==> inputs of 09-01 <==
==> flow/design.v (excerpt) <==
module microP(
    input clk,
    input reset,
    output [7:0] imem_addr,
    input [16:0] imem_data,
    output [7:0] dmem_addr,
    output [7:0] dmem_wdata,
    output dmem_we,
    input [7:0] dmem_rdata,
    input [7:0] data_in,
    output out_we,
    output [7:0] data_out_col,
    output [7:0] data_out_addr
    );
clock: 3.51 ns
lec_check: 0
cap_margin: 20
core_margin: 2
core_utilization: 68
cts_cluster_diameter: 104
cts_cluster_size: 37
setup_slack_margin: -0.26
slew_margin: 20
run.sh (not shown) runs the stock make flow with config.mk's settings and CLKGATE_MAP_FILE=.
==> inputs of 06-14, as changes to 09-01 <==
--- a/flow/config.mk
+++ b/flow/config.mk
@@ -9,6 +9,5 @@
 export CORE_MARGIN = 2
-export CORE_UTILIZATION = 68
-export CTS_CLUSTER_DIAMETER = 104
-export CTS_CLUSTER_SIZE = 37
-export SETUP_SLACK_MARGIN = -0.26
+export CORE_UTILIZATION = 40
+export PLACE_DENSITY = 0.6
+export SETUP_SLACK_MARGIN = 0.88
 export SLEW_MARGIN = 20
==> flow/constraint.sdc (replaced) <==
create_clock -name core_clock -period 4.5 [get_ports {clk}]
set_input_delay 0.9000 -clock core_clock [delete_from_list [all_inputs] [get_ports {clk}]]
set_output_delay 0.9000 -clock core_clock [all_outputs]
set_load 0.01 [all_outputs]
==> inputs of 05-22, as changes to 09-01 <==
--- a/flow/config.mk
+++ b/flow/config.mk
@@ -8,7 +8,7 @@
 export CAP_MARGIN = 20
+export CELL_PAD_IN_SITES_DETAIL_PLACEMENT = 2
 export CORE_MARGIN = 2
-export CORE_UTILIZATION = 68
-export CTS_CLUSTER_DIAMETER = 104
-export CTS_CLUSTER_SIZE = 37
-export SETUP_SLACK_MARGIN = -0.26
+export CORE_UTILIZATION = 40
+export MAX_ROUTING_LAYER = met4
+export PLACE_DENSITY = 0.6
 export SLEW_MARGIN = 20
==> flow/constraint.sdc (replaced) <==
create_clock -name core_clock -period 5.0 [get_ports {clk}]
set_input_delay 1.0000 -clock core_clock [delete_from_list [all_inputs] [get_ports {clk}]]
set_output_delay 1.0000 -clock core_clock [all_outputs]
set_load 0.01 [all_outputs]
==> qor summary <==
Run status: 05-22 finished clean; 09-01 stopped before the end; 06-14 finished clean
Failing step: 05-22 -; 09-01 global routing; 06-14 -
Fill cell total of the finished layout: 05-22 2,449; 09-01 -; 06-14 2,116
Required time at the worst-slack endpoint: 05-22 2630 ps; 09-01 -; 06-14 4690 ps
Total wirelength of the detailed-routed design: 05-22 38,800 um; 09-01 -; 06-14 29,800 um
Postcts setup bufs: 05-22 0; 09-01 0; 06-14 18
Maximum fanout count along the critical path: 05-22 10; 09-01 -; 06-14 2
Antenna Cells: 05-22 0; 09-01 -; 06-14 0
Chip Height: 05-22 159 um; 09-01 123 um; 06-14 159 um
Fraction of the core area covered by cells at the end of the flow: 05-22 0.490; 09-01 -; 06-14 0.546
Setup-failing EPs final: 05-22 0; 09-01 -; 06-14 0
Post-route standard cell area excluding fillers: 05-22 0.0115 mm^2; 09-01 -; 06-14 0.0129 mm^2
Critical path arrival: 05-22 2350 ps; 09-01 -; 06-14 4020 ps
Clock-net power: 05-22 1680 uW; 09-01 -; 06-14 1750 uW
Worst-path clk slew: 05-22 90 ps; 09-01 -; 06-14 80 ps
Hold Path Depth: 05-22 0; 09-01 -; 06-14 0
Maximum VDD drop: 05-22 0.268 mV; 09-01 -; 06-14 0.268 mV
Weighted congestion reported at the end of routability-driven placement: 05-22 0.891; 09-01 1.05; 06-14 0.878
Maximum clock skew at final layout: 05-22 58.3 ps; 09-01 -; 06-14 40.5 ps
CP Capture Point: 05-22 REGFILE.memblk[6][0]; 09-01 -; 06-14 BUS_B[2]
Post-route worst setup slack: 05-22 278 ps; 09-01 -; 06-14 669 ps
HPWL after detailed placement: 05-22 26,400 um; 09-01 24,200 um; 06-14 20,700 um
Final-layout clock-cell area share: 05-22 0.0755; 09-01 -; 06-14 0.0670
Reg-to-reg endpoint: 05-22 REGFILE.memblk[6][0]; 09-01 -; 06-14 BUS_B[2]
Logic gate fraction of the total cell area: 05-22 0.408; 09-01 -; 06-14 0.419
Placed cell area: 05-22 0.0107 mm^2; 09-01 0.0113 mm^2; 06-14 0.0109 mm^2

---

==> inputs of 04-13 <==
Starting RTL as in the previous note.
clock: 3.18 ns
lec_check: 0
abc_area: 1
cap_margin: 20
cell_pad_in_sites_detail_placement: 2
core_margin: 9
core_utilization: 40
cts_cluster_diameter: 23
cts_cluster_size: 70
max_routing_layer: met4
place_density: 0.6
setup_slack_margin: 0.35
slew_margin: 10
tns_end_percent: 45
==> 06-15 (differences from 04-13) <==
Settings changed: CELL_PAD_IN_SITES_DETAIL_PLACEMENT 2 to unset, CORE_MARGIN 9 to 2, CORE_UTILIZATION 40 to 62, CTS_CLUSTER_DIAMETER 23 to 374, CTS_CLUSTER_SIZE 70 to 100, MAX_ROUTING_LAYER met4 to unset, SETUP_SLACK_MARGIN 0.35 to unset, SLEW_MARGIN 10 to 20, TNS_END_PERCENT 45 to unset.
==> flow/constraint.sdc (replaced) <==
create_clock -name core_clock -period 2.83 [get_ports {clk}]
set_input_delay 0.5660 -clock core_clock [delete_from_list [all_inputs] [get_ports {clk}]]
set_output_delay 0.5660 -clock core_clock [all_outputs]
set_load 0.01 [all_outputs]
==> 10-02 (differences from 04-13) <==
Settings changed: CELL_PAD_IN_SITES_DETAIL_PLACEMENT 2 to unset, CORE_MARGIN 9 to 2, CORE_UTILIZATION 40 to 72, CTS_CLUSTER_DIAMETER 23 to 379, CTS_CLUSTER_SIZE 70 to 72, MAX_ROUTING_LAYER met4 to unset, PLACE_DENSITY 0.6 to unset, PLACE_DENSITY_LB_ADDON set to 0.01, SETUP_SLACK_MARGIN 0.35 to unset, SLEW_MARGIN 10 to 40, TNS_END_PERCENT 45 to unset.
==> flow/constraint.sdc (replaced) <==
create_clock -name core_clock -period 2.01 [get_ports {clk}]
set_input_delay 0.4020 -clock core_clock [delete_from_list [all_inputs] [get_ports {clk}]]
set_output_delay 0.4020 -clock core_clock [all_outputs]
set_load 0.01 [all_outputs]
==> Changelog: implementation <==
### Implementation results

- Last stage: clock tree synthesis
- Die width: roughly 120 um
- Dpl cells: 1667
- Post-DP HPWL: ~29000 um
- Err: [ERROR DPL-0038] Utilization greater than 100%, impossible to legalize
- Status: aborted with a tool error
# the run above: 10-02

==> Changelog: implementation <==
## Implementation

- Status: failed layout checks
- Layout Check Fails: setup timing
- Fin worst setup slack: -0.3483 ns
- Dpl cells: between 1500 and 2000
- Die width: between 100 and 150 um
- Setup Viol. Count Final: roughly 150
# the run above: 06-15

==> Changelog: implementation <==
### Implementation results

- Status: aborted with a tool error
- Last stage: clock tree synthesis
- Err: [ERROR DPL-0033] detailed placement checks failed during check placement.
- Dpl cells: between 1500 and 2000
- Dominant cells by area after synthesis: edfxtp_1 34%, nand2_1 13%, dfxtp_1 11%
- Post-DP HPWL: 38910 um
# the run above: 04-13


---

==> run M: inputs <==
Starting RTL as in the previous note.
clock: 3.51 ns
lec_check: 0
cap_margin: 20
core_margin: 2
core_utilization: 68
cts_cluster_diameter: 228
cts_cluster_size: 37
setup_slack_margin: -0.26
slew_margin: 20
==> inputs of run A, as changes to run M <==
--- a/flow/config.mk
+++ b/flow/config.mk
@@ -9,6 +9,3 @@
 export CORE_MARGIN = 2
-export CORE_UTILIZATION = 68
-export CTS_CLUSTER_DIAMETER = 228
-export CTS_CLUSTER_SIZE = 37
-export SETUP_SLACK_MARGIN = -0.26
+export CORE_UTILIZATION = 66
 export SLEW_MARGIN = 20
==> flow/constraint.sdc (replaced) <==
create_clock -name core_clock -period 3.63 [get_ports {clk}]
set_input_delay 0.7260 -clock core_clock [delete_from_list [all_inputs] [get_ports {clk}]]
set_output_delay 0.7260 -clock core_clock [all_outputs]
set_load 0.01 [all_outputs]
==> inputs of run D, as changes to run M <==
--- a/flow/config.mk
+++ b/flow/config.mk
@@ -9,6 +9,4 @@
 export CORE_MARGIN = 2
-export CORE_UTILIZATION = 68
-export CTS_CLUSTER_DIAMETER = 228
-export CTS_CLUSTER_SIZE = 37
-export SETUP_SLACK_MARGIN = -0.26
+export CORE_UTILIZATION = 40
+export PLACE_DENSITY = 0.6
 export SLEW_MARGIN = 20
==> flow/constraint.sdc (replaced) <==
create_clock -name core_clock -period 4.5 [get_ports {clk}]
set_input_delay 0.9000 -clock core_clock [delete_from_list [all_inputs] [get_ports {clk}]]
set_output_delay 0.9000 -clock core_clock [all_outputs]
set_load 0.01 [all_outputs]
==> results <==
| item | run A | run M | run D |
|---|---|---|---|
| Number of cells traversed by the worst register-to-register path | 7 | - | 3 |
| Max-cap viol count | 0 | - | 0 |
| Crit path largest cell delay | 0.52 ns | - | 0.65 ns |
| Post-Place Cells | 1218 | 1248 | 1301 |
| Critical path class | register to register | - | register to register |
| Switching share of power | 36.85% | - | 34.13% |
| Outcome | complete, but fails checks | did not finish | finished clean |
| Stage where the flow stopped | - | global routing (5_1_grt) | - |
| Layout check failures | setup timing | - | - |
| Area of the core | 14370 µm² | 13830 µm² | 23540 µm² |
| Endpoint of the most critical setup path | REGFILE.memblk[7][2] | - | REGFILE.memblk[5][4] |
| Smallest hold slack | 0.4481 ns | - | 0.4441 ns |
| Total tool warning count | 102 | - | 98 |
| Diode insertion count for antenna repair | 0 | - | 0 |
| Data buffer area share | 13.87% | - | 9.956% |
| Final design utilization | 84.70% | - | 49.54% |
| Power Sequential | 2.29 mW | - | 1.83 mW |
| Number of gates given a new drive strength after cts | 3 | 3 | 0 |
| Post-detailed-route wirelength per cell | 28.39 µm | - | 19.95 µm |
| Slack of the critical path | -0.2166 ns | - | 0.3713 ns |
| Sort of element at the start of the critical path | register | - | register |
| Count of pins over their slew limit | 0 | - | 0 |
| Number of antenna-violating nets in the routed design | 0 | - | 0 |
| Clock transition at the registers of the reported paths | 0.07 ns | - | 0.08 ns |
| Post-CTS setup buffer count | 2 | 0 | 0 |

---

==> v5 <==
Starting RTL as in the previous note.
==> flow/config.mk <==
export PLATFORM = sky130hd
export DESIGN_NAME = microP
export DESIGN_NICKNAME = microP
export VERILOG_FILES = /design/flow/design.v
export SDC_FILE = /design/flow/constraint.sdc
export NUM_CORES = 4
export LEC_CHECK = 0
export ABC_AREA = 0
export CAP_MARGIN = 25
export CELL_PAD_IN_SITES_GLOBAL_PLACEMENT = 0
export CORE_MARGIN = 2
export CORE_UTILIZATION = 64
export MAX_ROUTING_LAYER = met4
export MIN_ROUTING_LAYER = met1
export PLACE_DENSITY = 0.59
export SLEW_MARGIN = 15
export TNS_END_PERCENT = 80
==> flow/constraint.sdc <==
create_clock -name core_clock -period 3.44 [get_ports {clk}]
set_input_delay 0.6880 -clock core_clock [delete_from_list [all_inputs] [get_ports {clk}]]
set_output_delay 0.6880 -clock core_clock [all_outputs]
set_load 0.01 [all_outputs]
==> inputs of v12, as changes to v5 <==
ABC_AREA = unset   (was 0)
CAP_MARGIN = 20   (was 25)
CELL_PAD_IN_SITES_GLOBAL_PLACEMENT = unset   (was 0)
CORE_UTILIZATION = 40   (was 64)
MAX_ROUTING_LAYER = unset   (was met4)
MIN_ROUTING_LAYER = unset   (was met1)
PLACE_DENSITY = 0.6   (was 0.59)
SLEW_MARGIN = 20   (was 15)
TNS_END_PERCENT = unset   (was 80)
==> flow/constraint.sdc (replaced) <==
create_clock -name core_clock -period 5.0 [get_ports {clk}]
set_input_delay 1.0000 -clock core_clock [delete_from_list [all_inputs] [get_ports {clk}]]
set_output_delay 1.0000 -clock core_clock [all_outputs]
set_load 0.01 [all_outputs]
==> inputs of v16, as changes to v5 <==
ABC_AREA = unset   (was 0)
CAP_MARGIN = 20   (was 25)
CELL_PAD_IN_SITES_GLOBAL_PLACEMENT = unset   (was 0)
CORE_UTILIZATION = 65   (was 64)
CTS_CLUSTER_SIZE = 98   (was unset)
MAX_ROUTING_LAYER = unset   (was met4)
MIN_ROUTING_LAYER = unset   (was met1)
PLACE_DENSITY = 0.6   (was 0.59)
SLEW_MARGIN = 20   (was 15)
TNS_END_PERCENT = unset   (was 80)
==> flow/constraint.sdc (replaced) <==
create_clock -name core_clock -period 5.04 [get_ports {clk}]
set_input_delay 1.0080 -clock core_clock [delete_from_list [all_inputs] [get_ports {clk}]]
set_output_delay 1.0080 -clock core_clock [all_outputs]
set_load 0.01 [all_outputs]
==> inputs of v32, as changes to v5 <==
CELL_PAD_IN_SITES_GLOBAL_PLACEMENT = 1   (was 0)
CORE_MARGIN = 7   (was 2)
CORE_UTILIZATION = 30   (was 64)
CTS_CLUSTER_DIAMETER = 346   (was unset)
CTS_CLUSTER_SIZE = 88   (was unset)
TNS_END_PERCENT = 20   (was 80)
==> flow/constraint.sdc (replaced) <==
create_clock -name core_clock -period 5.23 [get_ports {clk}]
set_input_delay 1.0460 -clock core_clock [delete_from_list [all_inputs] [get_ports {clk}]]
set_output_delay 1.0460 -clock core_clock [all_outputs]
set_load 0.01 [all_outputs]
==> results <==
quantity	v32	v16	v12	v5
Launching point of the worst reg2reg path	MD_w[0]$_DFFE_PP_	MD_w[0]$_DFFE_PP_	MD_w[0]$_DFFE_PP_	-
Power per cell area	334 mW/mm2	357 mW/mm2	360 mW/mm2	-
Clock latency of the later-clocked register in the worst-skew pair	450 ps	490 ps	480 ps	-
Critical Path Source Type	flip-flop	flip-flop	flip-flop	-
Antenna diode count	0	0	0	-
CP Capture Type	flip-flop	flip-flop	flip-flop	-
Worst Slack Setup Final	794 ps	598 ps	548 ps	-
Leak pwr	4.55 nW	4.56 nW	4.60 nW	-
Crit-path max FO	10	10	10	-
Post-CTS Setup Bufs	0	0	0	30
Power consumed by sequential cells	1.61 mW	1.66 mW	1.67 mW	-
Worst hold path cell count	0	0	0	-
Routed met3 length	982 um	2.58 mm	1.69 mm	-
Biggest consumer	registers	registers	registers	-
Max-capacitance violation count	0	0	0	-
Result of the run	complete, no violations	complete, no violations	complete, no violations	aborted with a tool error
Stage where the flow stopped	-	-	-	global routing (5_1_grt)

---

==> run a <==
Starting RTL as in the previous note.
export LEC_CHECK = 0
export ABC_AREA = 1
export CAP_MARGIN = 20
export CELL_PAD_IN_SITES_GLOBAL_PLACEMENT = 3
export CORE_ASPECT_RATIO = 1.05
export CORE_MARGIN = 9
export CORE_UTILIZATION = 38
export CTS_CLUSTER_DIAMETER = 237
export CTS_CLUSTER_SIZE = 89
export GPL_ROUTABILITY_DRIVEN = 0
export GPL_TIMING_DRIVEN = 1
export MIN_ROUTING_LAYER = met1
export SETUP_SLACK_MARGIN = 1.17
export SLEW_MARGIN = 15
create_clock -name core_clock -period 6.34 [get_ports {clk}]
==> inputs of run b, as changes to run a <==
ABC_AREA = 0   (was 1)
CAP_MARGIN = 25   (was 20)
CELL_PAD_IN_SITES_DETAIL_PLACEMENT = 0   (was default)
CELL_PAD_IN_SITES_GLOBAL_PLACEMENT = 1   (was 3)
CORE_ASPECT_RATIO = default   (was 1.05)
CORE_MARGIN = 3   (was 9)
CORE_UTILIZATION = 25   (was 38)
CTS_CLUSTER_DIAMETER = 350   (was 237)
CTS_CLUSTER_SIZE = default   (was 89)
GPL_ROUTABILITY_DRIVEN = 1   (was 0)
GPL_TIMING_DRIVEN = 0   (was 1)
MAX_ROUTING_LAYER = met5   (was default)
PLACE_DENSITY_LB_ADDON = 0.18   (was default)
SETUP_SLACK_MARGIN = -0.29   (was 1.17)
SLEW_MARGIN = 10   (was 15)
TNS_END_PERCENT = 80   (was default)
==> results <==
item                                                                       run b                     run a
Outcome                                                 timing/DRC/antenna clean  timing/DRC/antenna clean
Required time reported for the critical path endpoint                    3320 ps                   3390 ps
Initial cell density of the core                                          25.45%                    39.03%
Number of cells upsized or downsized after cts                                 0                         6
Global-route usage over all layers                                        16.18%                    19.70%
Summed area of non-filler cells in the final layout                 0.01192 mm^2              0.01156 mm^2
Total routed wirelength                                                 33300 um                  31340 um
Most frequent cell after synthesis                     sky130_fd_sc_hd__edfxtp_1  sky130_fd_sc_hd__nand2_1
Arrival time reported for the critical path endpoint                     2510 ps                   2170 ps
HP Start                                                       MD_e[1]$_DFFE_PN_           IE_e$_SDFF_PP0_
Post-Syn Area                                                      0.009609 mm^2             0.009768 mm^2
Die y size                                                              202.1 um                  182.3 um
Switching power total                                                   1.112 mW                  1.957 mW
Power and IR drop assume default switching activity.
